run 1:
Design complex_multiplier, start of the top module:
module complex_multiplier
    #(parameter integer     OPERAND_WIDTH_A = 16,  
      parameter integer     OPERAND_WIDTH_B = 16,  
      parameter integer     OPERAND_WIDTH_OUT = 32,   
      parameter integer     STAGES = 6,   
      parameter             BLOCKING = 0,
      parameter             ROUND_MODE = 0,
      parameter integer     GROWTH_BITS = 0,   
      parameter             BYTE_ALIGNED = 1,
      localparam            EFF_PORT_WIDTH_A = BYTE_ALIGNED ? ((OPERAND_WIDTH_A*2+15)/16)*16 : OPERAND_WIDTH_A * 2,
      localparam            EFF_PORT_WIDTH_B = BYTE_ALIGNED ? ((OPERAND_WIDTH_B*2+15)/16)*16 : OPERAND_WIDTH_B * 2,
      localparam            EFF_PORT_WIDTH_OUT = BYTE_ALIGNED ? ((OPERAND_WIDTH_OUT*2+15)/16)*16 : OPERAND_WIDTH_OUT * 2
    )
    (   
        input                                           aclk,
        input                                           aresetn,
		input                                           rounding_cy,
        input               [EFF_PORT_WIDTH_A - 1 : 0]    s_axis_a_tdata,
        output reg                                      s_axis_a_tready,
        input                                           s_axis_a_tvalid,
        input               [EFF_PORT_WIDTH_B - 1 : 0]    s_axis_b_tdata,
        output reg                                      s_axis_b_tready,
        input                                           s_axis_b_tvalid,
        output reg  		[EFF_PORT_WIDTH_OUT - 1 : 0]  m_axis_dout_tdata,
        output reg                                      m_axis_dout_tvalid,
        input                                           m_axis_dout_tready
        );
==> flow/config.mk <==
export PLATFORM = sky130hd
export DESIGN_NAME = complex_multiplier
export DESIGN_NICKNAME = complex_multiplier
export VERILOG_FILES = /design/flow/design.v
export SDC_FILE = /design/flow/constraint.sdc
export NUM_CORES = 4
export LEC_CHECK = 0
export ABC_AREA = 1
export CAP_MARGIN = 20
export CELL_PAD_IN_SITES_GLOBAL_PLACEMENT = 2
export CORE_ASPECT_RATIO = 0.7
export CORE_MARGIN = 3
export CORE_UTILIZATION = 32
export CTS_CLUSTER_DIAMETER = 100
export CTS_CLUSTER_SIZE = 25
export GPL_ROUTABILITY_DRIVEN = 1
export PLACE_DENSITY_LB_ADDON = 0.03
export SETUP_SLACK_MARGIN = 1.27
export SLEW_MARGIN = 40
export TNS_END_PERCENT = 85
==> flow/constraint.sdc <==
create_clock -name core_clock -period 8.21 [get_ports {aclk}]
set_input_delay 1.6420 -clock core_clock [delete_from_list [all_inputs] [get_ports {aclk}]]
set_output_delay 1.6420 -clock core_clock [all_outputs]
set_load 0.01 [all_outputs]
run.sh (not shown) runs the stock make flow with config.mk's settings and CLKGATE_MAP_FILE=.
Here is what was changed in the inputs of run 2 compared with run 1.
# run 1
export LEC_CHECK = 0
export ABC_AREA = 1
export CAP_MARGIN = 20
export CELL_PAD_IN_SITES_GLOBAL_PLACEMENT = 2
export CORE_ASPECT_RATIO = 0.7
export CORE_MARGIN = 3
export CORE_UTILIZATION = 32
export CTS_CLUSTER_DIAMETER = 100
export CTS_CLUSTER_SIZE = 25
export GPL_ROUTABILITY_DRIVEN = 1
export PLACE_DENSITY_LB_ADDON = 0.03
export SETUP_SLACK_MARGIN = 1.27
export SLEW_MARGIN = 40
export TNS_END_PERCENT = 85
create_clock -name core_clock -period 8.21 [get_ports {aclk}]
# run 2
export LEC_CHECK = 0
export CAP_MARGIN = 20
export CORE_MARGIN = 2
export CORE_UTILIZATION = 70
export SLEW_MARGIN = 20
create_clock -name core_clock -period 5.52 [get_ports {aclk}]
==> comparison <==
Status run 2: flow complete, layout not clean - negative setup slack. Run 2: layout-stage area growth over the synthesis result higher than run 1. Run 2 against run 1: clock period minus final worst setup slack dropped 0.31 ns; final cell utilization of the core climbed 50 points; cell count went down by about 30%. For area fraction in mux cells, run 2 and run 1 come out practically identical. Adder-cell share of the synthesized area was higher in the run labelled run 2. STATUS overall routed net length: run 2 wins against run 1. Against run 1, run 2 reports a number of standard cells reported by yosys that is lower. Taking run 2 as 1.0, run 1 lands at 1.4 on cell count after synthesis.
What run 3 does differently from run 2 at the input level:
# run 2
export LEC_CHECK = 0
export CAP_MARGIN = 20
export CORE_MARGIN = 2
export CORE_UTILIZATION = 70
export SLEW_MARGIN = 20
create_clock -name core_clock -period 5.52 [get_ports {aclk}]
# run 3
export LEC_CHECK = 0
export CAP_MARGIN = 20
export CORE_MARGIN = 2
export CORE_UTILIZATION = 70
export SLEW_MARGIN = 20
create_clock -name core_clock -period 6.16 [get_ports {aclk}]
--- outcome ---
- STATUS run=run 3 STAGES=ALL_DONE FINAL_CHECKS=FAILED CAUSE=negative setup slack
- Diff run 2..run 3 | area figure in the yosys stat output | negligible
- Relative to run 2, sequential share of layout area increased by 1.4 points in run 3.
- Worst setup skew after layout: run 2 vs run 3, no meaningful difference
- Run 3: final number of setup-violating endpoints lower than run 2
- Any difference in post-detailed-route via-to-cell ratio between run 3 and run 2 is small enough to ignore.
- Routed metal-1 wire length (run 3 over run 2): decrease, about 4%
- Diff run 2 -> run 3: final instance area went down, layout buffering overhead excluding clock cells shows a reduction of 2.9 points, total wirelength of the detailed-routed design down 5.2%.
--- input diff run 3..run 4 ---
# run 3
export LEC_CHECK = 0
export CAP_MARGIN = 20
export CORE_MARGIN = 2
export CORE_UTILIZATION = 70
export SLEW_MARGIN = 20
create_clock -name core_clock -period 6.16 [get_ports {aclk}]
# run 4
export LEC_CHECK = 0
export CAP_MARGIN = 20
export CORE_MARGIN = 2
export CORE_UTILIZATION = 70
export CTS_CLUSTER_SIZE = 35
export HOLD_SLACK_MARGIN = 0.29
export SLEW_MARGIN = 20
create_clock -name core_clock -period 4.64 [get_ports {aclk}]
==> comparison <==
- [run 4] flow finished | final checks: failed | reasons: negative setup slack
- Comparing run 4 and run 3, placement-stage cell area is lower on run 3.
- Changes observed in run 4 relative to run 3: flop-to-flop setup slack fell by 1.42 ns; global-route wire length before repair moved up; wire length increased 15000 um.
- A critical path capture point of mult_r[29] is what run 3 shows, while mult_0[31] belongs to run 4.
Relative to run 4, the following input files were edited for run 5:
# run 4
export LEC_CHECK = 0
export CAP_MARGIN = 20
export CORE_MARGIN = 2
export CORE_UTILIZATION = 70
export CTS_CLUSTER_SIZE = 35
export HOLD_SLACK_MARGIN = 0.29
export SLEW_MARGIN = 20
create_clock -name core_clock -period 4.64 [get_ports {aclk}]
# run 5
export LEC_CHECK = 0
export CAP_MARGIN = 20
export CORE_MARGIN = 2
export CORE_UTILIZATION = 30
export SLEW_MARGIN = 20
create_clock -name core_clock -period 9.79 [get_ports {aclk}]
--- outcome ---
Run 5 finished end to end and its layout was clean on timing, DRC and antenna.
Compared with run 4, run 5 instantiates a larger number of cells.
Between run 5 and run 4, post-cts repair resize count is higher for run 4, run 5 comes in under that.
[compare] base=run 4 new=run 5: utilization -52 points; starting density of the core -40 points; clock-buffer cell count +10; number of buffers created by CTS +10.
Compared with run 4, run 5 shows a lower initial antenna violation count.
Non-clock buffer instance count of the final layout shrinks by more than half when moving from run 4 to run 5.
In the metrics for run 5 and run 4, the one carrying the higher worst setup slack is run 5.
